==> inputs of trial 96 <==
// cache
module cache(
    input  wire         clk,
    input  wire         resetn,
    input  wire         valid,
    input  wire         op,
    input  wire [ 2: 0] index,
    input  wire [24: 0] tag,
    input  wire [ 3: 0] offset,
    input  wire [ 3: 0] wstrb,
    input  wire [31: 0] wdata,
    output wire         addr_ok,
    output wire         data_ok,
    output wire [31: 0] rdata,
    output wire         rd_req,
    output wire [ 2: 0] rd_type,
    output wire [31: 0] rd_addr,
    input  wire         rd_rdy,
    input  wire         ret_valid,
    input  wire         ret_last,
    input  wire [31: 0] ret_data,
    output wire         wr_req,
    output wire [ 2: 0] wr_type,
    output wire [31: 0] wr_addr,
    output wire [ 3: 0] wr_wstrb,
    output wire [127:0] wr_data,
    input  wire         wr_rdy
);
parameter idle = 3'b000,lookup = 3'b001,miss = 3'b010,replace = 3'b011,refill = 3'b100;
reg op_reg; 
reg [ 2:0] index_reg;
reg [24:0] tag_reg;
reg [ 3:0] offset_reg;
reg [ 3:0] wstrb_reg;
reg [31:0] wdata_reg;
reg [2:0] state_main;
wire way0_hit;
wire way1_hit;
wire cache_hit;
wire [31:0] way0_load_word;
wire [31:0] way1_load_word;
wire load_res;
wire random; 
wire replace_data;
wire replace_tag;
wire replace_v;
wire replace_d;
reg [1:0] return_num;
reg w_way_reg;
reg [2:0] w_index_reg;
reg [3:0] w_offset_reg;
reg [3:0] w_wstrb_reg;
reg [31:0] w_data_reg;
wire [24:0] way0_tag;
wire way0_v;
wire wea_tagv0;
wire [2:0] addra_tagv0;
wire [25:0] dina_tagv0;
assign wea_tagv0 = ret_valid & ret_last & ~replace_way;
assign addra_tagv0 = ({3{state_main == lookup  || state_main == idle}} & index)
                 | ({3{state_main == miss || state_main == replace || state_main == refill}} & index_reg);
assign dina_tagv0 = {tag_reg,1'b1};                 
tagv_ram tagv_ram_way0 (
  .clka(clk),     
  .resetn(resetn),
  .ena(1'b1),       
  ...
Settings: LEC_CHECK=0, ABC_AREA=0, CAP_MARGIN=5, CELL_PAD_IN_SITES_DETAIL_PLACEMENT=0, CELL_PAD_IN_SITES_GLOBAL_PLACEMENT=0, CORE_MARGIN=9, CORE_UTILIZATION=62, CTS_CLUSTER_SIZE=74, GPL_TIMING_DRIVEN=0, HOLD_SLACK_MARGIN=0.17, MAX_ROUTING_LAYER=met5, MIN_ROUTING_LAYER=met1, PLACE_DENSITY_LB_ADDON=0.06, SETUP_SLACK_MARGIN=0.03, SLEW_MARGIN=25, TNS_END_PERCENT=55; clock period 4.86 ns.
run.sh (not shown) runs the stock make flow with config.mk's settings and CLKGATE_MAP_FILE=.
==> inputs of trial 12, as changes to trial 96 <==
==> flow/config.mk (replaced) <==
export PLATFORM = sky130hd
export DESIGN_NAME = cache
export DESIGN_NICKNAME = cache
export VERILOG_FILES = /design/flow/design.v
export SDC_FILE = /design/flow/constraint.sdc
export NUM_CORES = 4
export LEC_CHECK = 0
export CAP_MARGIN = 20
export CORE_MARGIN = 2
export CORE_UTILIZATION = 72
export CTS_CLUSTER_DIAMETER = 26
export CTS_CLUSTER_SIZE = 21
export SETUP_SLACK_MARGIN = 1.13
export SLEW_MARGIN = 20
==> flow/constraint.sdc (replaced) <==
create_clock -name core_clock -period 4.23 [get_ports {clk}]
set_input_delay 0.8460 -clock core_clock [delete_from_list [all_inputs] [get_ports {clk}]]
set_output_delay 0.8460 -clock core_clock [all_outputs]
set_load 0.01 [all_outputs]
==> inputs of build 16, as changes to trial 96 <==
==> flow/config.mk (replaced) <==
export PLATFORM = sky130hd
export DESIGN_NAME = cache
export DESIGN_NICKNAME = cache
export VERILOG_FILES = /design/flow/design.v
export SDC_FILE = /design/flow/constraint.sdc
export NUM_CORES = 4
export LEC_CHECK = 0
export CAP_MARGIN = 20
export CELL_PAD_IN_SITES_DETAIL_PLACEMENT = 2
export CORE_MARGIN = 2
export CORE_UTILIZATION = 40
export GPL_TIMING_DRIVEN = 1
export MIN_ROUTING_LAYER = met1
export SLEW_MARGIN = 20
==> flow/constraint.sdc (replaced) <==
create_clock -name core_clock -period 8.0 [get_ports {clk}]
set_input_delay 1.6000 -clock core_clock [delete_from_list [all_inputs] [get_ports {clk}]]
set_output_delay 1.6000 -clock core_clock [all_outputs]
set_load 0.01 [all_outputs]
==> results <==
	trial 96	trial 12	build 16
Status	complete, but fails checks	did not finish	finished clean
Failing step	-	clock tree synthesis	-
Reasons for failing layout checks	setup timing	-	-
Total number of tap cells	2325	-	3570
Clock buffers	364	-	379
Required time worst endpoint	5.42 ns	-	6.40 ns
GR met3 Demand/Resource	12.76%	-	7.582%
Endpoint of the worst register-to-register path	bank0_ram_way0.mem[6][0]$_DFFE_PP_	-	bank3_ram_way1.mem[5][2]$_DFFE_PP_
Nature of the critical path startpoint	flop	-	flop
Top layer reached by signal wires	met5	-	met5
Initial DRC Count	11105	-	10731
First-pass iteration count of the detailed router	6	-	7
Worst Clk Skew	0.06041 ns	-	0.08740 ns
Signed area change from the synthesized netlist to the final layout	21.77%	-	18.67%
Antenna-violating nets left	0	-	0
Worst slew margin relative to its limit	17.23%	-	5.735%
Filler Cells Inserted	9859	-	24098
Non-Filler Instances	9402	-	10422
Period utilization	119.2%	-	97.70%
Clock Power	20.8 mW	-	13.8 mW
Reg2reg path depth	16	-	14
Number of buffers inserted for hold repair after clock tree synthesis	0	-	0
Diodes inserted	34	-	14
Non-clock buffering overhead in the final layout	7.113%	-	5.870%
Vias per inst	7.055	-	6.673
Gp weighted congestion	1.032	0.9696	0.9063
Routed length per instance	39.53 um	-	44.06 um
Chip Width	436.8 um	392.6 um	525.4 um


==> exp/tundra: inputs <==
cache again, from the RTL that the note above started with.
Settings: LEC_CHECK=0, CAP_MARGIN=15, CORE_MARGIN=2, CORE_UTILIZATION=70, CTS_CLUSTER_DIAMETER=63, CTS_CLUSTER_SIZE=21, SETUP_SLACK_MARGIN=1.11, SLEW_MARGIN=20, TNS_END_PERCENT=80; clock period 4.23 ns.
==> exp/maple: changes against exp/tundra <==
Settings changed: CAP_MARGIN 15 to 20, CORE_UTILIZATION 70 to 40, CTS_CLUSTER_DIAMETER 63 to default, CTS_CLUSTER_SIZE 21 to default, SETUP_SLACK_MARGIN 1.11 to default, TNS_END_PERCENT 80 to default.
==> flow/constraint.sdc (replaced) <==
create_clock -name core_clock -period 8.14 [get_ports {clk}]
set_input_delay 1.6280 -clock core_clock [delete_from_list [all_inputs] [get_ports {clk}]]
set_output_delay 1.6280 -clock core_clock [all_outputs]
set_load 0.01 [all_outputs]
==> exp/sierra: changes against exp/tundra <==
Settings changed: ABC_AREA from default to 1, CAP_MARGIN 15 to 35, CELL_PAD_IN_SITES_DETAIL_PLACEMENT from default to 2, CORE_UTILIZATION 70 to 40, CTS_CLUSTER_DIAMETER 63 to default, CTS_CLUSTER_SIZE 21 to 13, GPL_TIMING_DRIVEN from default to 1, HOLD_SLACK_MARGIN from default to 0.3, MIN_ROUTING_LAYER from default to met1, SETUP_SLACK_MARGIN 1.11 to 0.76, TNS_END_PERCENT 80 to default.
==> flow/constraint.sdc (replaced) <==
create_clock -name core_clock -period 4.4 [get_ports {clk}]
set_input_delay 0.8800 -clock core_clock [delete_from_list [all_inputs] [get_ports {clk}]]
set_output_delay 0.8800 -clock core_clock [all_outputs]
set_load 0.01 [all_outputs]
==> exp/willow: changes against exp/tundra <==
Settings changed: CAP_MARGIN 15 to 20, CORE_UTILIZATION 70 to 72, CTS_CLUSTER_DIAMETER 63 to default, CTS_CLUSTER_SIZE 21 to 32, PLACE_DENSITY from default to 0.64, SETUP_SLACK_MARGIN 1.11 to 1.65, TNS_END_PERCENT 80 to default.
==> flow/constraint.sdc (replaced) <==
create_clock -name core_clock -period 5.54 [get_ports {clk}]
set_input_delay 1.1080 -clock core_clock [delete_from_list [all_inputs] [get_ports {clk}]]
set_output_delay 1.1080 -clock core_clock [all_outputs]
set_load 0.01 [all_outputs]
==> notes <==
Clock power: exp/tundra is larger than exp/maple (34%).
Of exp/maple and exp/tundra, exp/maple has the higher count of clock-buffer cells in the layout (gap 156).
Synthesized cell count: exp/tundra is smaller than exp/sierra (42%).
exp/sierra aborted during global routing (5_1_grt). exp/maple produced a clean layout. exp/tundra completed, yet does not pass: negative setup slack. exp/willow stopped in global routing (5_1_grt).
The combinational power of exp/tundra is 2.6 times that of exp/maple.


==> 12-01: inputs <==
cache again, from the RTL that the note above started with.
==> flow/config.mk <==
export PLATFORM = sky130hd
export DESIGN_NAME = cache
export DESIGN_NICKNAME = cache
export VERILOG_FILES = /design/flow/design.v
export SDC_FILE = /design/flow/constraint.sdc
export NUM_CORES = 4
export LEC_CHECK = 0
export CAP_MARGIN = 20
export CORE_MARGIN = 2
export CORE_UTILIZATION = 72
export CTS_CLUSTER_SIZE = 53
export HOLD_SLACK_MARGIN = -0.1
export PLACE_DENSITY = 0.64
export SLEW_MARGIN = 20
==> flow/constraint.sdc <==
create_clock -name core_clock -period 5.54 [get_ports {clk}]
set_input_delay 1.1080 -clock core_clock [delete_from_list [all_inputs] [get_ports {clk}]]
set_output_delay 1.1080 -clock core_clock [all_outputs]
set_load 0.01 [all_outputs]
==> 07-07 (differences from 12-01) <==
- CORE_MARGIN: 2 -> 8
- CORE_UTILIZATION: 72 -> 15
- CTS_CLUSTER_SIZE: 53 -> default
- GPL_ROUTABILITY_DRIVEN: default -> 0
- GPL_TIMING_DRIVEN: default -> 0
- HOLD_SLACK_MARGIN: -0.1 -> 0.08
- MAX_ROUTING_LAYER: default -> met4
- PLACE_DENSITY: 0.64 -> default
- PLACE_DENSITY_LB_ADDON: default -> 0.07
- SETUP_SLACK_MARGIN: default -> 2.34
==> flow/constraint.sdc (replaced) <==
create_clock -name core_clock -period 9.13 [get_ports {clk}]
set_input_delay 1.8260 -clock core_clock [delete_from_list [all_inputs] [get_ports {clk}]]
set_output_delay 1.8260 -clock core_clock [all_outputs]
set_load 0.01 [all_outputs]
==> 12-14 (differences from 12-01) <==
- CORE_ASPECT_RATIO: default -> 0.88
- CORE_UTILIZATION: 72 -> 70
- CTS_CLUSTER_SIZE: 53 -> 21
- HOLD_SLACK_MARGIN: -0.1 -> 0.3
- PLACE_DENSITY: 0.64 -> default
- SETUP_SLACK_MARGIN: default -> 1.14
- TNS_END_PERCENT: default -> 5
==> flow/constraint.sdc (replaced) <==
create_clock -name core_clock -period 4.24 [get_ports {clk}]
set_input_delay 0.8480 -clock core_clock [delete_from_list [all_inputs] [get_ports {clk}]]
set_output_delay 0.8480 -clock core_clock [all_outputs]
set_load 0.01 [all_outputs]
==> notes <==
Combinational power, highest first: 12-14, 12-01, 07-07. Cell area, highest first: 07-07, 12-14, 12-01. Clock power, lowest first: 07-07, 12-01, 12-14. The lowest sequential share of layout area belongs to 07-07, the highest to 12-01. Setup slack: 12-14 is lower than 12-01 (1.3 ns). Non-clock buffer count: 12-14 > 07-07 > 12-01. The lowest hold slack belongs to 07-07, the highest to 12-01. In 12-14 the power is larger than in 12-01, by 34%. 07-07 finished with timing, DRC and antenna clean. 12-01 finished but fails on negative setup slack. 12-14 finished but failed the layout checks on negative setup slack. Sequential cell count is the same in 12-01 and 07-07. In 12-01 the clock-buffer cell count is higher than in 12-14, by 25.
No activity file was given, so power comes from the tool's default toggle rates.
